## run A
## IExecute
module IExecute #(
   parameter N_BITS = 32,
   parameter N_BITS_REG = 5,
   parameter N_OPCODE = 6
)
(  input i_clk, i_reset,
   input  i_exec_mode,
   input  i_step,
   input [1:0] i_aluOP,  
   input i_aluSrc,
   input [N_BITS-1:0] i_datoLeido1,  
   input [N_BITS-1:0] i_datoLeido2,
   input [N_BITS-1:0] i_datoExtSigno,
   input [N_BITS-1:0] i_instruccion,  
   input [N_BITS_REG-1:0] i_rt_id,  
   input [N_BITS_REG-1:0] i_rd_id,  
   input [N_BITS_REG-1:0] i_rt_OR_rd,  
   input [N_BITS_REG-1:0] i_rd_EX_MEM,  
   input [N_BITS_REG-1:0] i_rd_MEM_WB,  
   input [N_BITS_REG-1:0] i_rs_id,      
   input [N_BITS-1:0] i_wbData,
   input [N_BITS-1:0] i_memData,
   input i_memToReg,
   input i_regWrite_EX_MEM,
   input i_regWrite_MEM_WB,
   input [1:0] i_branch,
   input i_memWrite,
   input [1:0]i_memRead,
   input i_regWrite,
   input i_halt,
   output reg [N_BITS-1:0] o_instruccion,
   output reg  o_ceroSignal,
   output reg  [N_BITS-1:0] o_aluResult,
   output reg [N_BITS-1:0] o_datoLeido2,
   output reg [N_BITS_REG-1:0] o_rd_data,  
   output reg [N_BITS_REG-1:0] o_rt_OR_rd,
   output reg o_memToReg,
   output reg [1:0] o_branch,
   output reg o_memWrite,
   output reg o_memRead,
   output reg o_regWrite,
   output reg o_halt
);
==> flow/config.mk <==
export PLATFORM = sky130hd
export DESIGN_NAME = IExecute
export DESIGN_NICKNAME = IExecute
export VERILOG_FILES = /design/flow/design.v
export SDC_FILE = /design/flow/constraint.sdc
export NUM_CORES = 4
export LEC_CHECK = 0
export ABC_AREA = 1
export CAP_MARGIN = 20
export CORE_ASPECT_RATIO = 0.5
export CORE_MARGIN = 2
export CORE_UTILIZATION = 72
export CTS_CLUSTER_DIAMETER = 224
export CTS_CLUSTER_SIZE = 98
export PLACE_DENSITY = 0.36
export SLEW_MARGIN = 20
export TNS_END_PERCENT = 40
==> flow/constraint.sdc <==
create_clock -name core_clock -period 5.23 [get_ports {i_clk}]
set_input_delay 1.0460 -clock core_clock [delete_from_list [all_inputs] [get_ports {i_clk}]]
set_output_delay 1.0460 -clock core_clock [all_outputs]
set_load 0.01 [all_outputs]
run.sh (not shown) runs the stock make flow with config.mk's settings and CLKGATE_MAP_FILE=.
global placement (3_3_place_gp): run A exited with error
> inputs changed (run A -> run B)
Settings: CORE_ASPECT_RATIO no longer set, was 0.5; CTS_CLUSTER_DIAMETER no longer set, was 224; PLACE_DENSITY no longer set, was 0.36; TNS_END_PERCENT no longer set, was 40; CORE_UTILIZATION now 40, was 72; CTS_CLUSTER_SIZE no longer set, was 98; ABC_AREA no longer set, was 1; the clock period (ns, I/O delays scaled along) now 12.0, was 5.23.
- Run B finished all stages; the layout is clean.
- Going from run A to run B, number of standard cells after synthesis shrinks by about 20%.
- Going from run A to run B, starting density of the core shrinks by 32 points.
- Comparing run B and run A, the lower chip area from the yosys synthesis statistics is on run B.
- Placement row count of run B exceeds that of run A by more than half.
- Taking run B over run A, the horizontal die dimension ratio works out to 0.946.
- Fraction of registers with async set/reset came out exactly the same in run B and run A.
- The post-synthesis share of cell area spent on xor and xnor gates was comparable across run B and run A.
- Run B ends up with a area fraction in mux cells that is 4.7 points higher than in run A.
- Looking at synthesized area across both flows, run B is the stronger of the two, with run A trailing.
- Going from run A to run B, fraction of the mapped netlist area in simple logic gates went down 24 points, synthesized area per cell went up 26%.
Modified inputs, run C compared to run B
Settings: CORE_UTILIZATION: 40 -> 64; CTS_CLUSTER_SIZE: unset -> 31; the clock period (ns, I/O delays scaled along): 12.0 -> 9.3.
For run C, the flow was terminated by a tool error in global routing (5_1_grt) and produced no final design. Floorplan die area was lower in run C than in run B. I/O pin count came out exactly the same in run B and run C. From run B to run C, post-synthesis simple-gate area fraction did not move at all. As far as number of buffers inserted by post-CTS setup repair goes, run C and run B are indistinguishable; the numbers are identical. Run C against run B: cell row count down about 20%, share of synthesized area occupied by flip-flops and latches essentially unchanged.

---

## job 1953
IExecute again, from the RTL that the note above started with.
clock: 12.0 ns
lec_check: 0
abc_area: 1
cap_margin: 20
core_margin: 2
core_utilization: 40
cts_cluster_size: 35
gpl_routability_driven: 0
gpl_timing_driven: 0
slew_margin: 20
--- input diff job 1953..job 9982 ---
# job 1953
export LEC_CHECK = 0
export ABC_AREA = 1
export CAP_MARGIN = 20
export CORE_MARGIN = 2
export CORE_UTILIZATION = 40
export CTS_CLUSTER_SIZE = 35
export GPL_ROUTABILITY_DRIVEN = 0
export GPL_TIMING_DRIVEN = 0
export SLEW_MARGIN = 20
create_clock -name core_clock -period 12.0 [get_ports {i_clk}]
# job 9982
export LEC_CHECK = 0
export CAP_MARGIN = 20
export CORE_MARGIN = 2
export CORE_UTILIZATION = 40
export HOLD_SLACK_MARGIN = -0.09
export SLEW_MARGIN = 20
export TNS_END_PERCENT = 60
create_clock -name core_clock -period 12.0 [get_ports {i_clk}]
--- outcome ---
- For average vias per placed instance, dividing the value from job 1953 by the value from job 9982 gives 0.78.
- Re worst slack at placement: job 1953 was higher than job 9982.
- Number of filler cells placed in the layout was lower in job 9982 than in job 1953.
- Job 9982 ends up with a fraction of power consumed by combinational cells that is 0.2 points higher than in job 1953.
- Job 9982: flow completed, timing, DRC and antenna clean
- Relative area change from synthesis to final layout | job 9982 above job 1953
- Met3 layer wire length in the routed design, job 1953 and job 9982: larger value in job 9982
- Taking job 9982 over job 1953, the routed wire length ratio works out to 1.2.
Changes in job 1899 relative to job 9982:
# job 9982
export LEC_CHECK = 0
export CAP_MARGIN = 20
export CORE_MARGIN = 2
export CORE_UTILIZATION = 40
export HOLD_SLACK_MARGIN = -0.09
export SLEW_MARGIN = 20
export TNS_END_PERCENT = 60
create_clock -name core_clock -period 12.0 [get_ports {i_clk}]
# job 1899
export LEC_CHECK = 0
export CAP_MARGIN = 20
export CORE_MARGIN = 2
export CORE_UTILIZATION = 40
export SETUP_SLACK_MARGIN = 1.95
export SLEW_MARGIN = 20
export TNS_END_PERCENT = 10
create_clock -name core_clock -period 6.62 [get_ports {i_clk}]
Results
From job 1899 to job 9982, area enclosed by the die boundary did not move at all.
The routed length on met1 number comes out higher for job 1899 vs job 9982.
Summary across job 1899 and job 9982: the single failing run is job 1899.
The layout from job 1899, despite a flow that completed every stage, fails the layout checks, with the failing checks listed as setup timing.
Job 1899 has flip-flop and latch share of the layout cell area below what job 9982 had.
Taking job 9982 as the reference, in job 1899 setup TNS after final layout went down, post-synthesis to final-layout area growth went up, initial standard-cell utilization of the core did not really move.
> inputs changed (job 1899 -> job 9912)
# job 1899
export LEC_CHECK = 0
export CAP_MARGIN = 20
export CORE_MARGIN = 2
export CORE_UTILIZATION = 40
export SETUP_SLACK_MARGIN = 1.95
export SLEW_MARGIN = 20
export TNS_END_PERCENT = 10
create_clock -name core_clock -period 6.62 [get_ports {i_clk}]
# job 9912
export LEC_CHECK = 0
export CAP_MARGIN = 20
export CORE_MARGIN = 2
export CORE_UTILIZATION = 58
export SLEW_MARGIN = 20
create_clock -name core_clock -period 6.15 [get_ports {i_clk}]
- Re number of instances in the synthesized netlist: no difference whatsoever between job 9912 and job 1899.
- For job 9912, the flow was terminated by a tool error in clock tree synthesis (4_1_cts) and produced no final design.
- On job 9912: area of the placeable core is about 30% lower than what job 1899 gave.
- What job 1899 reported for final estimated routing congestion in global placement has to be multiplied by 1.18 to get the figure for job 9912.
- Diff job 1899 -> job 9912: synthesized-area fraction occupied by ao, oa, aoi and oai cells ~0 delta, post-placement setup slack -0.35 ns, horizontal die size -38 um, die area -31%.
- As far as area of the synthesized netlist per yosys stat goes, job 1899 and job 9912 are indistinguishable; the numbers are identical.
- In terms of placed cell area, job 9912 and job 1899 differ only marginally.
- Against job 1899, post-DP HPWL in job 9912 fell by a few percent.
Power figures rest on the tool's default switching activity, not on a simulated workload.
